===== flow/run.sh =====
#!/bin/bash
# the make line also repeats each setting of config.mk as NAME=value (left out here)
make -C /OpenROAD-flow-scripts/flow DESIGN_CONFIG=/design/flow/config.mk WORK_HOME=/design/flow/orfs CLKGATE_MAP_FILE= finish

===== flow/config.mk =====
export PLATFORM = sky130hd
export DESIGN_NAME = bellmanford
export DESIGN_NICKNAME = bellmanford
export VERILOG_FILES = /design/flow/design.v
export SDC_FILE = /design/flow/constraint.sdc
export NUM_CORES = 4
export LEC_CHECK = 0
export CAP_MARGIN = 20
export CELL_PAD_IN_SITES_GLOBAL_PLACEMENT = 3
export CORE_ASPECT_RATIO = 0.69
export CORE_MARGIN = 3
export CORE_UTILIZATION = 40
export CTS_CLUSTER_SIZE = 57
export GPL_ROUTABILITY_DRIVEN = 0
export GPL_TIMING_DRIVEN = 0
export PLACE_DENSITY = 0.61
export SETUP_SLACK_MARGIN = 1.25
export SLEW_MARGIN = 35

===== flow/constraint.sdc =====
create_clock -name core_clock -period 5.0 [get_ports {clock}]
set_input_delay 1.0000 -clock core_clock [delete_from_list [all_inputs] [get_ports {clock}]]
set_output_delay 1.0000 -clock core_clock [all_outputs]
set_load 0.01 [all_outputs]

===== flow/design.v =====
module bellmanford (reset, clock, GMAR1, GMDR1, GMAR2, GMDR2, IMAR, IMDR, WMAR1, WMAR2, WMDR1, WMDR2, WMWDR, WMWAR, WMWE, OMAR, OMDR, OMWAR, OMWDR, OMWE, NegCycle, Finish);
input clock,reset;
output reg [12:0] GMAR1;
input wire [127:0] GMDR1;
output reg [12:0] GMAR2;
input wire [127:0] GMDR2;
output reg [12:0] IMAR;
input wire [7:0] IMDR;
output reg [12:0] WMAR1;
input wire [127:0] WMDR1;
output reg [12:0] WMAR2;
input wire [127:0] WMDR2;
output reg [12:0] WMWAR;
output reg [127:0] WMWDR;
output reg WMWE;
output wire [12:0] OMAR;
output wire [15:0] OMDR;
assign OMAR = 13'b0;
assign OMDR = 16'b0;
output reg [12:0] OMWAR;
output reg [15:0] OMWDR;
output reg OMWE;
output reg NegCycle;
output reg Finish;
parameter [4:0]  
Init    = 4'b0000,
Init1   = 4'b0001,
Init2   = 4'b0010,
Init3   = 4'b0011,
Upd_S   = 4'b0100,
Upd_D   = 4'b0101, 
BFA1    = 4'b0110,
BFA_Stall1 = 4'b0111,
BFA2    = 4'b1000,
BFA_Stall2    = 4'b1001,
BFA3    = 4'b1010,
BFA_Stall3 = 4'b1011,
BFA4    = 4'b1100,
BFA5    = 4'b1101,
BFA_Stall4 = 4'b1110,
BFA6    = 4'b1111,
OP1     = 5'b10000,
OP_Stall1 = 5'b10001,
OP2     = 5'b10010,
OP3     = 5'b10011,
OP4     = 5'b10100,
OP_Stall2 = 5'b10101,
Refresh1 = 5'b10110,
Refresh2 = 5'b10111,
End1 = 5'b11000,
End2 = 5'b11001,
End3 = 5'b11010;
reg [127:0] GMDR1_reg;
reg [127:0] GMDR2_reg;
reg [7:0] IMDR_reg;
reg [127:0] WMDR1_reg;
reg [127:0] WMDR2_reg;
always@(posedge clock)
begin
    GMDR1_reg <= GMDR1;
    GMDR2_reg <= GMDR2;
    IMDR_reg <= IMDR;
    WMDR1_reg <= WMDR1;
    WMDR2_reg <= WMDR2;
end
reg [7:0] NumNodes;
reg [7:0] NodeCounter;
reg [7:0] Ureg;
reg [7:0] NumLinks;
reg [7:0] LinkCounter;
reg [7:0] Vreg[0:8];
reg signed [7:0] Wreg[0:8];
reg signed [7:0] NewWeight;
reg [7:0] Sub;
reg BFA_flag;
reg signed [7:0] DistU;
reg First_Node;
reg NegativeCycleCheck;
reg FirstLine;
reg MultiLine;
reg [4:0]   current_state, next_state;
always@(posedge clock)
begin
       current_state <= next_state;
end
always@(posedge clock)
begin
	if(reset)
	begin
		WMWE <= 1'b0;
		OMWE <= 1'b0;
		Finish <= 1'b0;
		NegCycle <= 1'b0;
		GMAR1 <= 0;
		GMAR2 <= 0;
		IMAR <= 0;
		WMAR1 <= 0;
		WMAR2 <= 0;
		WMWAR <= 0;
		OMWAR <= 0;
		WMWDR <= 0;
	end
	else
	begin
    		casex(current_state)
    		Init:
    		    begin
                    GMAR1 <= 0;
                    GMAR2 <= 0;
                    IMAR <= 0;
                    WMWAR <= 0;
                    OMWAR <= 13'h1fff;
                    NodeCounter <= 8'h81;
                end
            Init1:
                begin
                end
            Init2:
                begin
                    GMAR1 <= GMAR1 + 1'b1;
                    if (NodeCounter == 8'h81)
                        begin
                            NumNodes <= GMDR1_reg[63:0] - 1'b1;
                            NodeCounter <= GMDR1_reg[7:0] - 2'b10;
    		    		    WMWAR <= WMWAR + 1'b1;
    		    		    WMWE <= 1'b1;
    		    		    WMWDR[127:107] <= 21'b100000000111111110000;
                            WMWDR[106:94] <= GMDR1_reg[12:0];
                        end
    		        else if(NodeCounter != 0)
    		    	    begin
    		    		    WMWAR <= WMWAR + 1'b1;
    		    		    WMWE <= 1'b1;
    		    		    WMWDR[127:107] <= 21'b100000000111111110000;
                            WMWDR[106:94] <= GMDR1_reg[12:0];
    		    		    NodeCounter <= NodeCounter - 8'b00000001;
    		    	    end
			        else
                        begin
                            WMWE <= 1'b0;
                            GMAR1 <= IMDR_reg - 1'b1;
                        end
                end
            Init3:
                begin
                     NodeCounter <= NumNodes;
                     IMAR <= IMAR + 1'b1;
                     OMWE <= 1'b0;
                     WMWE <= 1'b0;
                     GMAR1 <= IMAR + 1'b1;
                end
    		Upd_S:
                begin
				    WMWAR <= IMDR_reg;
                    WMWDR[127] = 1'b0;
                    WMWDR[126:119] = 0;
                    WMWDR[118:111] = IMDR_reg;
                    WMWDR[110:107] <= 4'b0010;
				    WMWE <= 1'b1;
				    WMAR1 <= IMDR_reg;                                       
                    NumLinks <= 0;
                    WMWDR[106:94] <= GMDR1_reg[12:0];
                end
            Upd_D:
                begin
				    WMWAR <= IMDR_reg;
                    WMWDR[127] = 1'b1;
                    WMWDR[126:119] = 8'h00;
                    WMWDR[118:111] = 8'hff;
                    WMWDR[110:107] <= 4'b0001;
				    WMWE <= 1'b1;
			    	WMAR2 <= GMDR2_reg[111:104];
                    WMWDR[106:94] <= GMDR1_reg[12:0];
                end
            BFA1:
                begin
                    IMAR <= IMAR - 1'b1;                                               
                    WMWE <= 1'b0;
                    First_Node <= 0;
                    NegativeCycleCheck <= 0;
                end
            BFA_Stall1:
                begin
                end
            BFA2:
                begin
                    FirstLine <= 1'b1;
                    casex(First_Node)
                        0:
                            begin
                                Ureg <= IMDR_reg;
                                NegativeCycleCheck <= 1'b1;
                                WMAR1 <= IMDR_reg;                                              
                                GMAR1 <= IMDR_reg - 1'b1;                                       
                                IMAR <= IMAR + 1'b1;
                            end
                        1:
                            begin
                                if(GMDR2_reg[127:120] == 0)
                                    begin
                                        NegativeCycleCheck <= 1'b0;
                                        Ureg <= GMDR1_reg[71:64];
                                        WMAR1 <= GMDR1_reg[71:64];                                
                                        NodeCounter <= NodeCounter - 1'b1;
                                        GMAR2 <= GMDR1_reg[71:64] - 1'b1;
                                    end
                                else if(WMDR1_reg[127] == 1'b0)
                                    begin
                                        Ureg <= WMAR1[7:0];
                                        GMAR2 <= WMAR1 - 1'b1;                            
                                    end
                                else if (WMDR1_reg[127] == 1'b1)
                                    begin
                                        if(WMAR1[7:0] == NumNodes)
                                            WMAR1 <= 0;
                                        else
                                            WMAR1 <= WMAR1 + 1'b1;
                                    end
                            end
                    endcase
                end
            BFA_Stall2:
                begin
                end
            BFA3:
                begin
                    GMAR1 <= 0;
                    if(First_Node == 1'b0)
                        GMAR2 <= GMDR1_reg[12:0];
                    else if (First_Node == 1'b1 && WMDR1_reg[127] == 1'b0)
                        GMAR2 <= GMDR2_reg[12:0];
                end
            BFA_Stall3:
                begin
                end
            BFA4:
                begin
                    if(FirstLine == 1'b1)
                        begin
                            DistU <= WMDR1_reg[126:119];
                            NumLinks <= GMDR2_reg[119:112];
                            if(GMDR2_reg[119:112] < 7)
                                begin
                                    MultiLine <= 1'b0;
                                    LinkCounter <= GMDR2_reg[119:112];
                                end
                            else
                                begin
                                    LinkCounter <= 7;
                                    MultiLine <= 1'b1;
                                end
				            Vreg[1] <= GMDR2_reg[111:104];
				            Wreg[1] <= GMDR2_reg[103:96];
				            Vreg[2] <= GMDR2_reg[95:88];
				            Wreg[2] <= GMDR2_reg[87:80];
				            Vreg[3] <= GMDR2_reg[79:72];
				            Wreg[3] <= GMDR2_reg[71:64]; 
				            Vreg[4] <= GMDR2_reg[63:56];
				            Wreg[4] <= GMDR2_reg[55:48]; 
				            Vreg[5] <= GMDR2_reg[47:40];
				            Wreg[5] <= GMDR2_reg[39:32]; 
				            Vreg[6] <= GMDR2_reg[31:24];
				            Wreg[6] <= GMDR2_reg[23:16];
				            Vreg[7] <= GMDR2_reg[15:8];
				            Wreg[7] <= GMDR2_reg[7:0];
                            Vreg[8] <= 0;
                            Wreg[8] <= 0;
                        end
                    else
                        begin
                            if(NumLinks > 8)
                                begin
                                    MultiLine <= 1'b1;
                                    LinkCounter <= 8;
                                end
                            else
                                begin
                                    MultiLine <= 1'b0;
                                    LinkCounter <= NumLinks;
                                end
                            Vreg[1] <= GMDR2_reg[127:120];
                            Wreg[1] <= GMDR2_reg[119:112];
				            Vreg[2] <= GMDR2_reg[111:104];
				            Wreg[2] <= GMDR2_reg[103:96];
				            Vreg[3] <= GMDR2_reg[95:88];
				            Wreg[3] <= GMDR2_reg[87:80];
				            Vreg[4] <= GMDR2_reg[79:72];
				            Wreg[4] <= GMDR2_reg[71:64]; 
				            Vreg[5] <= GMDR2_reg[63:56];
				            Wreg[5] <= GMDR2_reg[55:48]; 
				            Vreg[6] <= GMDR2_reg[47:40];
				            Wreg[6] <= GMDR2_reg[39:32]; 
				            Vreg[7] <= GMDR2_reg[31:24];
				            Wreg[7] <= GMDR2_reg[23:16];
				            Vreg[8] <= GMDR2_reg[15:8];
				            Wreg[8] <= GMDR2_reg[7:0];
                        end
                    Sub <= 0;
                end
            BFA5:
                begin
                    WMWE <= 1'b0;
                    if(WMDR1_reg[127] == 1'b1)
                    begin
                        NumLinks <= 0;
                        LinkCounter <= 0;
                    end
                    if (NumLinks == 0)
                    begin
                       First_Node <= 1'b1;
                    end
                    if(LinkCounter == 0 )
                    begin
                       FirstLine <= 1'b0;
                       GMAR2 <= GMAR2 + 1'b1;
                    end
                    if(NumLinks == 0 && LinkCounter == 0)
                        WMAR1 <= WMAR1 + 1'b1;
                    case(Sub)
                        0: 
                            begin
                                WMAR2 <= Vreg[1];
                                NewWeight <= DistU + Wreg[1];
                            end
                        1: 
                            begin
                                WMAR2 <= Vreg[2];  
                                NewWeight <= DistU + Wreg[2];
                            end
                        2:  
                            begin
                                WMAR2 <= Vreg[3];  
                                NewWeight <= DistU + Wreg[3];
                            end
                        3:  
                            begin
                                WMAR2 <= Vreg[4];  
                                NewWeight <= DistU + Wreg[4];
                            end
                        4:  
                            begin
                                WMAR2 <= Vreg[5];  
                                NewWeight <= DistU + Wreg[5];
                            end
                        5:  
                            begin
                                WMAR2 <= Vreg[6];  
                                NewWeight <= DistU + Wreg[6];
                            end
                        6:  
                            begin
                                WMAR2 <= Vreg[7];  
                                NewWeight <= DistU + Wreg[7];
                            end
                        7:  
                            begin
                                WMAR2 <= Vreg[8];  
                                NewWeight <= DistU + Wreg[8];
                            end
                    endcase
                end
            BFA_Stall4:
                begin
                end
            BFA6:
                begin
                   if($signed(WMDR2_reg[126:119]) > NewWeight || WMDR2_reg[127] == 1)
                    begin
                        NegativeCycleCheck <= 1'b1;
                        casex(Sub)
                            0:  begin
                                    WMWAR <= Vreg[1]; 
                                end
                            1:  begin
                                    WMWAR <= Vreg[2]; 
                                end
                            2:  begin 
                                    WMWAR <= Vreg[3]; 
                                end
                            3:  begin 
                                    WMWAR <= Vreg[4]; 
                                end
                            4:  begin 
                                    WMWAR <= Vreg[5]; 
                                end
                            5:  begin 
                                    WMWAR <= Vreg[6]; 
                                end
                            6:  begin 
                                    WMWAR <= Vreg[7]; 
                                end
                            7:  begin 
                                    WMWAR <= Vreg[8]; 
                                end
                        endcase
                        WMWDR[127] = 1'b0;
                        WMWDR[126:119] <= NewWeight;
                        WMWDR[118:111] <= Ureg;
                        WMWDR[110:107] <= WMDR2_reg[110:107];
                        WMWDR[106:94] <= WMDR2_reg[106:94];
                        WMWE <= 1'b1;
                   end
                   LinkCounter <= LinkCounter - 1'b1;
                   NumLinks <= NumLinks - 1'b1;
                   Sub <= Sub + 1'b1;
                end
            OP1:
                begin
                    WMAR2 <= IMDR_reg;
                end
            OP_Stall1:
                begin
                end
            OP2:
                begin
                    OMWAR <= OMWAR + 1'b1;
                    OMWDR <= WMDR2_reg[126:119];
                    OMWE <= 1'b1;
                    WMAR2 <= WMDR2_reg[118:111];
                end
            OP3:
                begin
                    OMWAR <= OMWAR + 1'b1;
                    OMWDR <= IMDR_reg;
                    OMWE <= 1'b1;
                    IMAR <= IMAR + 1'b1;
                end
            OP4:
                begin
                    OMWDR <= WMAR2;
                    OMWE <= 1'b1;
                    OMWAR <= OMWAR + 1'b1;
                    WMAR2 <= WMDR2_reg[118:111];
                    WMAR1 <= NumNodes;
                end
            OP_Stall2:
                begin
                    OMWE <= 1'b0;
                end
            End1:
                begin
                    if(IMDR_reg == 8'hff)
                    begin
                        NodeCounter <= NumNodes;
                        OMWDR <= 16'hFFFF;
                        OMWE <= 1'b1;
                        OMWAR <= OMWAR + 1'b1;
                    end
                    else
                    begin
                        OMWDR <= 8'h0;
                        OMWE <= 1'b1;
                        OMWAR <= OMWAR + 1'b1;
                    end
                end
            Refresh1:
                begin
                    OMWE <= 1'b0;
                    WMWAR <= NumNodes;
                    WMWDR[127:107] <= 21'b100000000111111110000;
                    WMWDR[106:94] <= WMDR1_reg[104:96];
                    WMWE <= 1'b1;
                    IMAR <= IMAR + 1'b1;
                end
            Refresh2:
                begin
                    WMWAR <= WMWAR - 1'b1;
                    WMWDR[127:107] <= 21'b100000000111111110000;
                    WMWE <= 1'b1;
                end
            End2:
                begin
                    OMWE <= 1'b0;
                    WMWE <= 1'b0;
                    Finish <= 1'b1; 
                end
            End3:
                begin
                    NegCycle <= 1'b1; 
                end
        endcase
	end
end
always@(*)
begin
	if(reset)
		next_state = Init;
	else if(current_state == Init)
        next_state = Init1;
    else if(current_state == Init1)
        next_state = Init2;
    else if(current_state == Init2)
	begin
		if (NodeCounter == 0)
			next_state = Init3;
        else
            next_state <= Init1;
	end
	else if(current_state == Init3)
			next_state = Upd_S;
	else if(current_state == Upd_S)
			next_state = Upd_D;
    else if(current_state == Upd_D)
            next_state = BFA1;
	else if(current_state == BFA1)
            next_state = BFA_Stall1;
    else if(current_state == BFA_Stall1)
            next_state = BFA2;
	else if(current_state == BFA2)
    begin
        if (WMDR1_reg[127] == 1'b1)
            next_state = BFA_Stall1;
        else if(First_Node == 1)
        begin
            if ((NegativeCycleCheck == 1'b0) && GMDR2_reg[127:120] == 8'h00 )
                next_state = OP1;
            else if((NodeCounter == 8'h01) && (NegativeCycleCheck == 1'b0) && GMDR2_reg[127:120] == 8'h00)
                next_state = OP1;
            else if((NodeCounter == 8'h01) && (NegativeCycleCheck == 1'b1))
                next_state = End3;
            else
                next_state = BFA_Stall2;
            end
        else if (WMDR1_reg[127] == 1'b0 && First_Node == 1'b0)
            next_state = BFA_Stall2;
        else if (WMDR1_reg[127] == 1'b1)
            next_state = BFA_Stall1;
        else
            next_state = BFA_Stall2;
    end
	else if(current_state == BFA_Stall2)
            next_state = BFA3;
	else if(current_state == BFA3)
    begin
        if(WMDR1_reg[127] == 1'b1)
            next_state = BFA2;
        else
            next_state = BFA_Stall3;
    end
	else if(current_state == BFA_Stall3)
    begin
        if(WMDR1_reg[127] == 1'b1)
            next_state = BFA5;
        else
            next_state = BFA4;
    end
	else if(current_state == BFA4)
            next_state = BFA5;
	else if(current_state == BFA5)
    begin
        if (WMDR1_reg[127] == 1'b1)
            next_state = BFA_Stall1;
        else if(NumLinks == 0 && LinkCounter == 0)
            next_state = BFA_Stall1;
        else if (NumLinks != 0 && LinkCounter == 0)
            next_state = BFA_Stall3;
        else
            next_state = BFA_Stall4;
    end
	else if(current_state == BFA_Stall4)
            next_state = BFA6;
	else if(current_state == BFA6)
            next_state = BFA5;
    else if(current_state == OP1)
            next_state = OP_Stall1;
    else if(current_state == OP_Stall1)
            next_state = OP2;
    else if(current_state == OP2)
            next_state = OP3;
    else if(current_state == OP3)
            next_state = OP4;
    else if(current_state == OP4)
        begin
            if(WMDR2_reg[108] == 1'b1)
                next_state = End1;
            else
                next_state = OP_Stall2;
        end
    else if(current_state == OP_Stall2)
            next_state = OP4;
    else if(current_state == Refresh1)
        next_state = Refresh2;
    else if(current_state == Refresh2)
        begin
            if(WMWAR == 0)
                next_state = Init3;
            else
                next_state = Refresh2;
        end
    else if(current_state == End1)
        begin
            if(IMDR_reg == 8'hFF)
                next_state = Refresh1;
            else
                next_state = End2;
        end
    else
        next_state = current_state;
end
endmodule

==> impl_metrics.yaml, run 1 <==
# synthesis and place-and-route metrics
critical_path:
  crit_arrival_ps: 3990
  crit_fanout: 10
  endpoint: "NewWeight[7]$_DFFE_PP_"
  r2r_cells: 15
  critical_path.reg2reg.startpoint: "Sub[0]$_SDFFCE_PN0P_"
  r2r_setup_slack_ps: 1380
  crit-reg2reg-capture: "NewWeight[7]$_DFFE_PP_"
  cp_cell_sequence: "buf_4 > ha_1 > clkbuf_4 > clkbuf_4 > a222oi_1 > nor2_1 > a21oi_2 > o21ai_2 > ha_1 > a21o_1 > a21oi_2 > nor2b_1 > o21a_1 > o41ai_2 > xnor2_1"
  worstSetupStartpointType: "flop"
  startpoint: "Sub[0]$_SDFFCE_PN0P_"
  critical_path.max_stage_delay_ps: 450
  crit_required_ps: 5370
  path_delay_family: "AND-OR/OR-AND gates"
  critPathSlowestCell: "edfxtp_1"
  end_kind: "flop"
  crit_type: "flop to flop"
  critPathBufInv: 3
  path_depth: 15
global_routing:
  grt_overflow: 0
  gr-usage-met3: 0.0782
  met1_usage: 0.409
  grt-busiest-layer: "met1"
  met2_usage: 0.387
  grt_max_degree: 22
  grt_pass1_wl_um: 133000
  grt_pass1_vias: 19600
  antenna_found_initial: 7
  grt_usage: 0.275
pwr:
  p_sw_frac: 0.231
  total_power_mw: 10.2
  p_leak_nw: 12.1
  clockPowerShare: 0.442
  pg_comb_uw: 683
  ir_drop_v: 0.000233
  p_seq_frac: 0.491
  combPwrFrac: 0.067
  maxPowerGroup: "registers"
  p_int_mw: 7.81
  clk-power_mw: 4.49
  p_seq_mw: 4.99
  power_density_mw_per_mm2: 313
  p_switching_mw: 2.35
sta:
  final.setup.tns_ps: 0
  period_needed_ps: 3620
  skew_ps: 36.3
  fmax_mhz: 277
  rsz0062_at_grt: "no"
  drv_slew: 0
  worstMarginPinSlew_ps: 1030
  maxSlewHeadroom: 0.311
  holdWs_ps: 402
  finalCritPeriodShare: 0.723
  fin_ws_ps: 1380
  setup_violations: 0
  finalHoldViolCount: 0
floorplanning:
  initCoreUtil: 0.408
  die_x_um: 307
  die_h_um: 214
  dieArea_mm2: 0.0656
  rows: 75
  core-area_mm2: 0.0613
  num_io_pins: 790
cells_and_area:
  final_cells: 3761
  nNetsFinal: 3478
  area_growth_pct: 29.8
  design_area_mm2: 0.0324
  finish.utilization: 0.529
  n_fill_cell: 5480
clocking:
  cts_made_buffers: 55
  clock_path_buffers: 3
  clkTransAtPathRegs_ps: 70
  clockRootBuffer: "clkbuf_16"
  htreeDepth: 2
  holdBufCountCts: 0
  clock_sinks: 564
  cts_tree: "built"
  clock.latency.late_pin_ps: 650
min_path:
  min_to: "DistU[6]$_DFFE_PP_"
  hold_path.class: "flop to flop"
  min-delay-start: "WMDR1_reg[125]$_DFF_P_"
  hold_depth: 0
run:
  warnings: 351
  maxCapViolCount: 0
outcome:
  status: "timing/DRC/antenna clean"
drt:
  drt_iter0_drc: 2489
  drtAntennaViolNets: 0
  avgViaCountPerCell: 5.53
  wl_per_cell_um: 24.9
  routed_wl_um: 93700
  drc: 0
  drt_first_pass_iters: 7
  num_vias: 20800
synthesis:
  xor_share: 0.0386
  ys_sh_mux: 0.0584
  yosys-stat-area_mm2: 0.0250
  ys_seq_share: 0.534
  ys_ff: 564
  async_flop_share: 0
  aoi_share: 0.154
  syn_area_mm2: 0.0250
  topCellsByArea: "dfxtp_1, edfxtp_1, mux2_2"
  netlist_instances: 2357
  synth.most_common_cell: "dfxtp_1"
  ys_dominant_reg_cell: "dfxtp_1"
  adder_share: 0.0261
  yosysTopAreaCell: "dfxtp_1"
  synth_cell_types: 81
  netlist.area_leader.share: 0.288
  avgSynthCellArea_um2: 10.6
  ys_cells: 2357
  logic_family: "AND-OR/OR-AND gates"
  edf_count: 204
  yosysWarnings: 3
  synthSimpleGateAreaFrac: 0.116
  ys_top_cells_by_count: "dfxtp_1, edfxtp_1, nor2_1"
placed_design:
  post_dp_cell_area_mm2: 0.0303
  placedCellCount: 3651
  io_buffer_count: 350
  place_ws_ps: -427
  place_hpwl_um: 71900
what timing repair did:
item,in CTS,in global routing
setup endpoints to repair,8,4
resized,35,26
pin swaps,1,9
buffers inserted,2,2
final cells by class:
cell class              instances  area, um2  area share
repair buffers                364       3740       0.115
clock buffers                  75       1610      0.0495
flip-flops and latches        564      13300       0.411
plain buffers                 291       1740      0.0537
well taps                     808       1010      0.0312
multi-input cells            1573      10500       0.322
clock inverters                28        337      0.0104
inverters                      56        210     0.00648
diodes                          2       5.00    0.000154
metal layers:
layer / up-vias / part of all wire
met2: 1026 / 0.41
met1: 10200 / 0.46
met5: - / 0.00015
met4: 2 / 0.026
li1: 9505 / -
met3: 121 / 0.11
==> run 2: changes to the inputs <==
Settings changed: CELL_PAD_IN_SITES_GLOBAL_PLACEMENT 3 to default, CORE_ASPECT_RATIO 0.69 to 1.76, CORE_MARGIN 3 to 2, CORE_UTILIZATION 40 to 59, CTS_CLUSTER_DIAMETER from default to 302, CTS_CLUSTER_SIZE 57 to 62, GPL_ROUTABILITY_DRIVEN 0 to default, GPL_TIMING_DRIVEN 0 to default, PLACE_DENSITY 0.61 to default, SETUP_SLACK_MARGIN 1.25 to 0.16, SLEW_MARGIN 35 to 20, TNS_END_PERCENT from default to 5.
==> run 2 against run 1 <==
The run now fails in 3_2_place_iop. Die size is 33% lower. Area after synthesis stayed put. Synthesized cell count stayed put.
==> impl_metrics.yaml, run 2 <==
# physical design summary
synthesis:
  ys_dominant_reg_cell: "dfxtp_1"
  ys_sh_mux: 0.0584
  yosys-stat-area_mm2: 0.0250
  ys_seq_share: 0.534
  aoi_share: 0.154
  edf_count: 204
  synth_cell_types: 81
  avgSynthCellArea_um2: 10.6
  adder_share: 0.0261
  netlist_instances: 2357
  ys_top_cells_by_count: "dfxtp_1, edfxtp_1, nor2_1"
  async_flop_share: 0
  ys_cells: 2357
  synthSimpleGateAreaFrac: 0.116
  synth.most_common_cell: "dfxtp_1"
  syn_area_mm2: 0.0250
  xor_share: 0.0386
  ys_ff: 564
  yosysTopAreaCell: "dfxtp_1"
  topCellsByArea: "dfxtp_1, edfxtp_1, mux2_2"
  yosysWarnings: 3
  logic_family: "AND-OR/OR-AND gates"
  netlist.area_leader.share: 0.288
floorplanning:
  die_h_um: 277
  die_x_um: 159
  initCoreUtil: 0.594
  core-area_mm2: 0.0420
  dieArea_mm2: 0.0441
  rows: 100
outcome:
  status: "did not finish"
  error: "[ERROR PPL-0024] Number of IO pins (790) exceeds maximum number of available positions (742). Increase the die perimeter from 872.29um to 1074.40um."
  failed_stage: "3_2_place_iop"
==> run 3: changes to the inputs <==
Settings changed: ABC_AREA from default to 1, CORE_ASPECT_RATIO 1.76 to default, CORE_UTILIZATION 59 to 72, CTS_CLUSTER_DIAMETER 302 to 241, CTS_CLUSTER_SIZE 62 to 98, PLACE_DENSITY from default to 0.39, SETUP_SLACK_MARGIN 0.16 to -0.23, TNS_END_PERCENT 5 to 10.
Clock period 5.0 ns to 4.6 ns, I/O delays scaled along.
==> run 3 against run 2 <==
The run again fails in 3_2_place_iop. Area after synthesis is 3.8% higher. Die size down 15%. Synthesized cell count grew 32%.
==> impl_metrics.yaml, run 3 <==
# physical design summary
floorplanning:
  core-area_mm2: 0.0356
  initCoreUtil: 0.729
  rows: 69
  die_h_um: 194
  die_x_um: 194
  dieArea_mm2: 0.0376
synthesis:
  adder_share: 0.0252
  netlist_instances: 3110
  ys_dominant_reg_cell: "dfxtp_1"
  ys_top_cells_by_count: "nand2_1, dfxtp_1, inv_1"
  ys_cells: 3110
  edf_count: 204
  yosysWarnings: 3
  ys_sh_mux: 0.000386
  synth.most_common_cell: "nand2_1"
  yosys-stat-area_mm2: 0.0259
  async_flop_share: 0
  aoi_share: 0.132
  topCellsByArea: "dfxtp_1, edfxtp_1, nand2_1"
  ys_ff: 564
  yosysTopAreaCell: "dfxtp_1"
  synthSimpleGateAreaFrac: 0.197
  synth_cell_types: 59
  syn_area_mm2: 0.0259
  xor_share: 0.0206
  netlist.area_leader.share: 0.278
  logic_family: "simple AND/OR/NAND/NOR gates"
  avgSynthCellArea_um2: 8.34
  ys_seq_share: 0.514
outcome:
  error: "[ERROR PPL-0024] Number of IO pins (790) exceeds maximum number of available positions (696). Increase the die perimeter from 775.34um to 1074.40um."
  failed_stage: "3_2_place_iop"
  status: "did not finish"
==> run 4: changes to the inputs <==
Settings changed: CORE_UTILIZATION 72 to 68, CTS_CLUSTER_DIAMETER 241 to default, CTS_CLUSTER_SIZE 98 to 99, PLACE_DENSITY 0.39 to default, SETUP_SLACK_MARGIN -0.23 to default, TNS_END_PERCENT 10 to default.
Clock period 4.6 ns to 4.46 ns, I/O delays scaled along.
==> run 4 against run 3 <==
The run again fails in 3_2_place_iop. Synthesized cell count stayed put. Die size is 5.8% higher. Area after synthesis stayed put.
==> impl_metrics.yaml, run 4 <==
# physical design summary
synthesis:
  adder_share: 0.0252
  syn_area_mm2: 0.0259
  synthSimpleGateAreaFrac: 0.197
  netlist.area_leader.share: 0.278
  xor_share: 0.0206
  aoi_share: 0.132
  ys_cells: 3110
  ys_seq_share: 0.514
  async_flop_share: 0
  ys_dominant_reg_cell: "dfxtp_1"
  ys_ff: 564
  ys_top_cells_by_count: "nand2_1, dfxtp_1, inv_1"
  topCellsByArea: "dfxtp_1, edfxtp_1, nand2_1"
  avgSynthCellArea_um2: 8.34
  yosysTopAreaCell: "dfxtp_1"
  synth_cell_types: 59
  yosysWarnings: 3
  synth.most_common_cell: "nand2_1"
  ys_sh_mux: 0.000386
  edf_count: 204
  netlist_instances: 3110
  logic_family: "simple AND/OR/NAND/NOR gates"
  yosys-stat-area_mm2: 0.0259
floorplanning:
  dieArea_mm2: 0.0397
  rows: 71
  die_h_um: 199
  core-area_mm2: 0.0377
  die_x_um: 199
  initCoreUtil: 0.689
outcome:
  error: "[ERROR PPL-0024] Number of IO pins (790) exceeds maximum number of available positions (716). Increase the die perimeter from 797.36um to 1074.40um."
  status: "did not finish"
  failed_stage: "3_2_place_iop"
==> run 5: changes to the inputs <==
Settings changed: ABC_AREA 1 to default, CORE_UTILIZATION 68 to 70, CTS_CLUSTER_DIAMETER from default to 209, CTS_CLUSTER_SIZE 99 to 31, MAX_ROUTING_LAYER from default to met4, SETUP_SLACK_MARGIN from default to 1.07.
Clock period 4.46 ns to 3.75 ns, I/O delays scaled along.
==> run 5 against run 4 <==
Die size down 6.3%. Synthesized cell count down 24%. Area after synthesis down 3.7%. The flow again stops in 3_2_place_iop.
==> impl_metrics.yaml, run 5 <==
# physical design summary
outcome:
  status: "did not finish"
  failed_stage: "3_2_place_iop"
  error: "[ERROR PPL-0024] Number of IO pins (790) exceeds maximum number of available positions (692). Increase the die perimeter from 771.74um to 1074.40um."
synthesis:
  adder_share: 0.0261
  ys_top_cells_by_count: "dfxtp_1, edfxtp_1, nor2_1"
  logic_family: "AND-OR/OR-AND gates"
  yosys-stat-area_mm2: 0.0250
  topCellsByArea: "dfxtp_1, edfxtp_1, mux2_2"
  netlist_instances: 2357
  ys_seq_share: 0.534
  ys_ff: 564
  synth_cell_types: 81
  async_flop_share: 0
  xor_share: 0.0386
  syn_area_mm2: 0.0250
  yosysWarnings: 3
  edf_count: 204
  synth.most_common_cell: "dfxtp_1"
  ys_cells: 2357
  yosysTopAreaCell: "dfxtp_1"
  synthSimpleGateAreaFrac: 0.116
  ys_sh_mux: 0.0584
  avgSynthCellArea_um2: 10.6
  aoi_share: 0.154
  netlist.area_leader.share: 0.288
  ys_dominant_reg_cell: "dfxtp_1"
floorplanning:
  initCoreUtil: 0.706
  core-area_mm2: 0.0354
  dieArea_mm2: 0.0372
  die_x_um: 193
  rows: 69
  die_h_um: 193
==> run 6: changes to the inputs <==
Settings changed: ABC_AREA from default to 1, CORE_UTILIZATION 70 to 69, CTS_CLUSTER_DIAMETER 209 to 241, CTS_CLUSTER_SIZE 31 to 98, MAX_ROUTING_LAYER met4 to default, PLACE_DENSITY from default to 0.36, SETUP_SLACK_MARGIN 1.07 to -0.23, TNS_END_PERCENT from default to 10.
Clock period 3.75 ns to 3.01 ns, I/O delays scaled along.
==> run 6 against run 5 <==
The flow again stops in 3_2_place_iop. Area after synthesis grew 3.8%. Synthesized cell count is 32% higher. Die size is 5.2% higher.
==> impl_metrics.yaml, run 6 <==
# physical design summary
outcome:
  status: "did not finish"
  failed_stage: "3_2_place_iop"
  error: "[ERROR PPL-0024] Number of IO pins (790) exceeds maximum number of available positions (710). Increase the die perimeter from 791.68um to 1074.40um."
floorplanning:
  dieArea_mm2: 0.0392
  initCoreUtil: 0.695
  rows: 71
  die_h_um: 198
  core-area_mm2: 0.0373
  die_x_um: 198
synthesis:
  adder_share: 0.0252
  syn_area_mm2: 0.0259
  yosys-stat-area_mm2: 0.0259
  ys_seq_share: 0.514
  topCellsByArea: "dfxtp_1, edfxtp_1, nand2_1"
  logic_family: "simple AND/OR/NAND/NOR gates"
  netlist_instances: 3110
  ys_ff: 564
  async_flop_share: 0
  ys_cells: 3110
  avgSynthCellArea_um2: 8.34
  edf_count: 204
  yosysTopAreaCell: "dfxtp_1"
  ys_dominant_reg_cell: "dfxtp_1"
  synth.most_common_cell: "nand2_1"
  yosysWarnings: 3
  synthSimpleGateAreaFrac: 0.197
  ys_top_cells_by_count: "nand2_1, dfxtp_1, inv_1"
  xor_share: 0.0206
  netlist.area_leader.share: 0.278
  ys_sh_mux: 0.000386
  aoi_share: 0.132
  synth_cell_types: 59
No activity file was given, so power comes from the tool's default toggle rates.
